== the baseline ==
==> flow/design.v <==
package cordic_pkg;
    localparam int XY_W = 16;
    localparam int ANGLE_W = 32;
    localparam int MAX_ITER = 32;  
    localparam logic signed [31:0] ANG_PI = 32'sh8000_0000;
    localparam logic signed [31:0] ANG_PI_2 = 32'sh4000_0000;
    localparam logic signed [15:0] KINV_Q15 = 16'sd19898;  
    localparam int KINV_SHIFT = 15;
    localparam real PI = 3.14159265358979323846;
    function automatic logic signed [MAX_ITER-1:0] atan_lut(input int unsigned idx);
        case (idx)
          0: atan_lut = 32'sh2000_0000;
          1: atan_lut = 32'sh12E4_051D;
          2: atan_lut = 32'sh09FB_385B;
          3: atan_lut = 32'sh0511_11D4;
          4: atan_lut = 32'sh028B_0D43;
          5: atan_lut = 32'sh0145_77E1;
          6: atan_lut = 32'sh00A2_EC1E;
          7: atan_lut = 32'sh0051_F155;
          8: atan_lut = 32'sh0028_F953;
          9: atan_lut = 32'sh0014_7E6E;
          10: atan_lut = 32'sh000A_7CC8;
          11: atan_lut = 32'sh0005_3E64;
          12: atan_lut = 32'sh0002_9F32;
          13: atan_lut = 32'sh0001_4F99;
          14: atan_lut = 32'sh0000_A7CC;
          15: atan_lut = 32'sh0000_53E6;
          default: atan_lut = 32'sd0;
        endcase
    endfunction
endpackage
module cordic_stage #(
    parameter int XYI = 19,
    parameter int ANGLE_W = 32,
    parameter int I = 0,
    parameter logic MODE = 1'b0  
)(
    input logic clk,
    input logic rst_n,
    input logic ce,
    input logic signed [XYI:0] x_in,
    input logic signed [XYI:0] y_in,
    input logic signed [ANGLE_W-1:0] z_in,
    output logic signed [XYI:0] x_out,
    output logic signed [XYI:0] y_out,
    output logic signed [ANGLE_W-1:0] z_out
);
    typedef enum logic {MODE_ROT = 1'b0, MODE_VEC = 1'b1} cordic_mode_e;
    logic signed [XYI:0] x_shr;
    logic signed [XYI:0] y_shr;
    logic signed [ANGLE_W-1:0] atan_i;
    logic dir;
    always_comb begin
        x_shr = x_in >>> I;
        y_shr = y_in >>> I;
        atan_i = $signed(cordic_pkg::atan_lut(I));
        dir = (MODE == MODE_ROT) ? z_in[ANGLE_W-1] : y_in[XYI];
    end
    always_ff @(posedge clk or negedge rst_n) begin
        if (!rst_n) begin
            x_out <= '0;
            y_out <= '0;
            z_out <= '0;
        end else if (ce) begin
            if (MODE == MODE_ROT) begin
                x_out <= dir ? (x_in + y_shr) : (x_in - y_shr);
                y_out <= dir ? (y_in - x_shr) : (y_in + x_shr);
                z_out <= dir ? (z_in + atan_i) : (z_in - atan_i);
            end else begin
                x_out <= dir ? (x_in - y_shr) : (x_in + y_shr);
                y_out <= dir ? (y_in + x_shr) : (y_in - x_shr);
                z_out <= dir ? (z_in - atan_i) : (z_in + atan_i);
            end
        end
      end
endmodule
module cordic_preproc #(
  parameter int XY_W = 16,
  parameter int XYI = 19,
  parameter int ANGLE_W = 32
)(
  input logic clk,
  input logic rst_n,
  input logic ce,
  input logic load,
  input logic signed [XY_W-1:0] x_in,
  input logic signed [XY_W-1:0] y_in,
  input logic [ANGLE_W-1:0] angle_in,
  output logic signed [XYI:0] x0,
  output logic signed [XYI:0] y0,
  output logic signed [ANGLE_W-1:0] z0
);
  logic signed [ANGLE_W-1:0] ang_s;
  logic [1:0] quadrant;
  logic signed [XYI:0] x_ext, y_ext;
  always_comb begin
    ang_s = $signed(angle_in);
    quadrant = ang_s[ANGLE_W-1 -: 2];
    x_ext = {{(XYI-XY_W+1){x_in[XY_W-1]}}, x_in};
    y_ext = {{(XYI-XY_W+1){y_in[XY_W-1]}}, y_in};
  end
  always_ff @(posedge clk or negedge rst_n) begin
    if (!rst_n) begin
      x0 <= '0;
      y0 <= '0;
      z0 <= '0;
    end else if (ce) begin
      if (load) begin
        unique case (quadrant)
          2'b00, 2'b11: begin
            x0 <= x_ext;
            y0 <= y_ext;
            z0 <= ang_s;
          end
          2'b01: begin
            x0 <= -y_ext;
            y0 <= x_ext;
            z0 <= ang_s - $signed(cordic_pkg::ANG_PI_2);
          end
          2'b10: begin
            x0 <= y_ext;
            y0 <= -x_ext;
            z0 <= ang_s + $signed(cordic_pkg::ANG_PI_2);
          end
        endcase
      end
    end
  end
endmodule
module cordic_rotator #(
    parameter int XY_W = 16,
    parameter int ANGLE_W = 32,
    parameter int ITER = 16,
    parameter int GUARD = 3,
    parameter int GAIN_COMP = 0
)(
    input logic clk,
    input logic rst_n,
    input logic in_valid,
    output logic in_ready,
    input logic signed [XY_W-1:0] x_start,
    input logic signed [XY_W-1:0] y_start,
    input logic signed [ANGLE_W-1:0] angle,
    output logic out_valid,
    input logic out_ready,
    output logic signed [XY_W-1:0] cosine,
    output logic signed [XY_W-1:0] sine
);
    logic stall;
    logic accept;
    assign stall = out_valid && !out_ready;
    assign in_ready = !stall;
    assign accept = in_valid && in_ready;
    logic [ITER:0] vld;
    always_ff @(posedge clk or negedge rst_n) begin
        if (!rst_n) begin
            vld <= '0;
        end else if (!stall) begin
            vld <= {vld[ITER-1:0], accept};
        end
    end
    assign out_valid = vld[ITER];
    localparam int XYI = XY_W + GUARD;
    logic signed [XYI:0] x0;
    logic signed [XYI:0] y0;
    logic signed [ANGLE_W-1:0] z0;
    cordic_preproc #(
        .XY_W(XY_W),
        .XYI(XYI),
        .ANGLE_W(ANGLE_W)
    ) u_preproc (
        .clk(clk),
        .rst_n(rst_n),
        .ce(!stall),
        .load(accept),
        .x_in(x_start),
        .y_in(y_start),
        .angle_in(angle),
        .x0(x0),
        .y0(y0),
        .z0(z0)
    );
    logic signed [XYI:0] x_pipe [0:ITER];
    logic signed [XYI:0] y_pipe [0:ITER];
    logic signed [ANGLE_W-1:0] z_pipe [0:ITER];
    assign x_pipe[0] = x0;
    assign y_pipe[0] = y0;
    assign z_pipe[0] = z0;
    genvar i;
    generate
        for (i = 0; i < ITER; i++) begin : STG
            cordic_stage #(
                .XYI(XYI),
                .ANGLE_W(ANGLE_W),
                .I(i),
                .MODE(1'b0) 
            ) u_stage (
                .clk(clk),
                .rst_n(rst_n),
                .ce(!stall),
                .x_in(x_pipe[i]),
                .y_in(y_pipe[i]),
                .z_in(z_pipe[i]),
                .x_out(x_pipe[i+1]),
                .y_out(y_pipe[i+1]),
                .z_out(z_pipe[i+1])
            );
         end
    endgenerate
    logic signed [XYI:0] cos_raw, sin_raw;
    assign cos_raw = x_pipe[ITER];
    assign sin_raw = y_pipe[ITER];
    localparam int MULT_W = (XYI+1) + 16;
    logic signed [MULT_W-1:0] cos_prod, sin_prod;
    logic signed [XYI:0] cos_sc, sin_sc;
    always_comb begin
        cos_prod = $signed(cos_raw) * $signed(cordic_pkg::KINV_Q15);
        sin_prod = $signed(sin_raw) * $signed(cordic_pkg::KINV_Q15);
        cos_sc = $signed(cos_prod >>> cordic_pkg::KINV_SHIFT);
        sin_sc = $signed(sin_prod >>> cordic_pkg::KINV_SHIFT);
    end
    logic signed [XYI:0] cos_sel, sin_sel;
    always_comb begin
      if (GAIN_COMP) begin
        cos_sel = cos_sc;
        sin_sel = sin_sc;
      end else begin
        cos_sel = cos_raw;
        sin_sel = sin_raw;
      end
    end
    assign cosine = cos_sel[XY_W-1:0];
    assign sine = sin_sel[XY_W-1:0];
endmodule
module cordic_rot_top (
    input logic clk,
    input logic rst_n,
    input logic in_valid,
    output logic in_ready,
    input logic signed [15:0] x_start,
    input logic signed [15:0] y_start,
    input logic signed [31:0] angle,
    output logic out_valid,
    input logic out_ready,
    output logic signed [15:0] cosine,
    output logic signed [15:0] sine
);
    cordic_rotator #(
        .XY_W(16),
        .ANGLE_W(32),
        .ITER(16),
        .GUARD(3),
        .GAIN_COMP(1)
    ) u_rot (
        .clk(clk),
        .rst_n(rst_n),
        .in_valid(in_valid),
        .in_ready(in_ready),
        .x_start(x_start),
        .y_start(y_start),
        .angle(angle),
        .out_valid(out_valid),
        .out_ready(out_ready),
        .cosine(cosine),
        .sine(sine)
    );
endmodule
Settings: LEC_CHECK=0, CAP_MARGIN=20, CELL_PAD_IN_SITES_DETAIL_PLACEMENT=0, CORE_ASPECT_RATIO=1.67, CORE_MARGIN=2, CORE_UTILIZATION=57, CTS_CLUSTER_SIZE=64, GPL_TIMING_DRIVEN=0, HOLD_SLACK_MARGIN=0.02, PLACE_DENSITY=0.81, SETUP_SLACK_MARGIN=0.46, SLEW_MARGIN=25, TNS_END_PERCENT=75; clock period 4.65 ns.
run.sh (not shown) runs the stock make flow with config.mk's settings and CLKGATE_MAP_FILE=.
No crash in the baseline: every stage finished, but the layout fails its final checks due to negative setup slack.
The following lists how the candidate was set up differently from the baseline:
==> flow/config.mk <==
export PLATFORM = sky130hd
export DESIGN_NAME = cordic_rot_top
export DESIGN_NICKNAME = cordic_rot_top
export VERILOG_FILES = /design/flow/design.v
export SDC_FILE = /design/flow/constraint.sdc
export NUM_CORES = 4
export LEC_CHECK = 0
export CAP_MARGIN = 20
export CORE_MARGIN = 2
export CORE_UTILIZATION = 63
export SLEW_MARGIN = 20
==> flow/constraint.sdc <==
create_clock -name core_clock -period 8.39 [get_ports {clk}]
set_input_delay 1.6780 -clock core_clock [delete_from_list [all_inputs] [get_ports {clk}]]
set_output_delay 1.6780 -clock core_clock [all_outputs]
set_load 0.01 [all_outputs]
[summary]
- The candidate had finished all stages when the layout checks came back failing, citing negative setup slack.
- The antenna diode instance count in the candidate was lower than what the baseline gave.
- Between the candidate and the baseline, the cell count of the worst hold path figures differ only marginally.
- Total negative slack, the baseline and the candidate: lower on the baseline
- [diff] via count of the routed design, the candidate relative to the baseline: improvement


== job 7534 ==
// cordic_rot_top: RTL as listed in full above, without the edits since
Settings: LEC_CHECK=0, ABC_AREA=1, CAP_MARGIN=20, CELL_PAD_IN_SITES_DETAIL_PLACEMENT=0, CORE_MARGIN=2, CORE_UTILIZATION=72, CTS_CLUSTER_DIAMETER=29, CTS_CLUSTER_SIZE=13, GPL_TIMING_DRIVEN=1, PLACE_DENSITY_LB_ADDON=0.23, SETUP_SLACK_MARGIN=1.54, SLEW_MARGIN=20, TNS_END_PERCENT=75; clock period 6.81 ns.
The final report for job 7534 shows a completed flow and a layout that fails verification, specifically negative setup slack.
Modified inputs, job 2208 compared to job 7534
Settings: CTS_CLUSTER_SIZE removed (was 13); SETUP_SLACK_MARGIN removed (was 1.54); TNS_END_PERCENT removed (was 75); CELL_PAD_IN_SITES_DETAIL_PLACEMENT removed (was 0); ABC_AREA removed (was 1); CTS_CLUSTER_DIAMETER removed (was 29); CORE_UTILIZATION changed from 72 to 40; PLACE_DENSITY_LB_ADDON removed (was 0.23); GPL_TIMING_DRIVEN removed (was 1); the clock period (ns, I/O delays scaled along) changed from 6.81 to 8.5.
Results
- Job 2208 finished every step from synthesis to the final layout, and the layout passed the timing, DRC and antenna checks.
- Wire: job 2208 routes less than job 7534
- Of job 2208 and job 7534, the higher area added between synthesis and finish belongs to job 7534.
- Simple-gate portion of the synthesized area: job 2208 lower than job 7534
- Worst-case reg-to-reg path depth, job 2208 and job 7534: higher on job 2208
- Note that the die span in y recorded for job 2208 amounts to 1.2 times the value seen in job 7534.
- Looking at smallest hold slack across job 2208 and job 7534, the one that comes out higher is job 2208.
- Post-placement cell area (job 2208 / job 7534): 0.859
- In the metrics for job 2208 and job 7534, the one carrying the higher setup slack of the critical path after layout is job 2208.
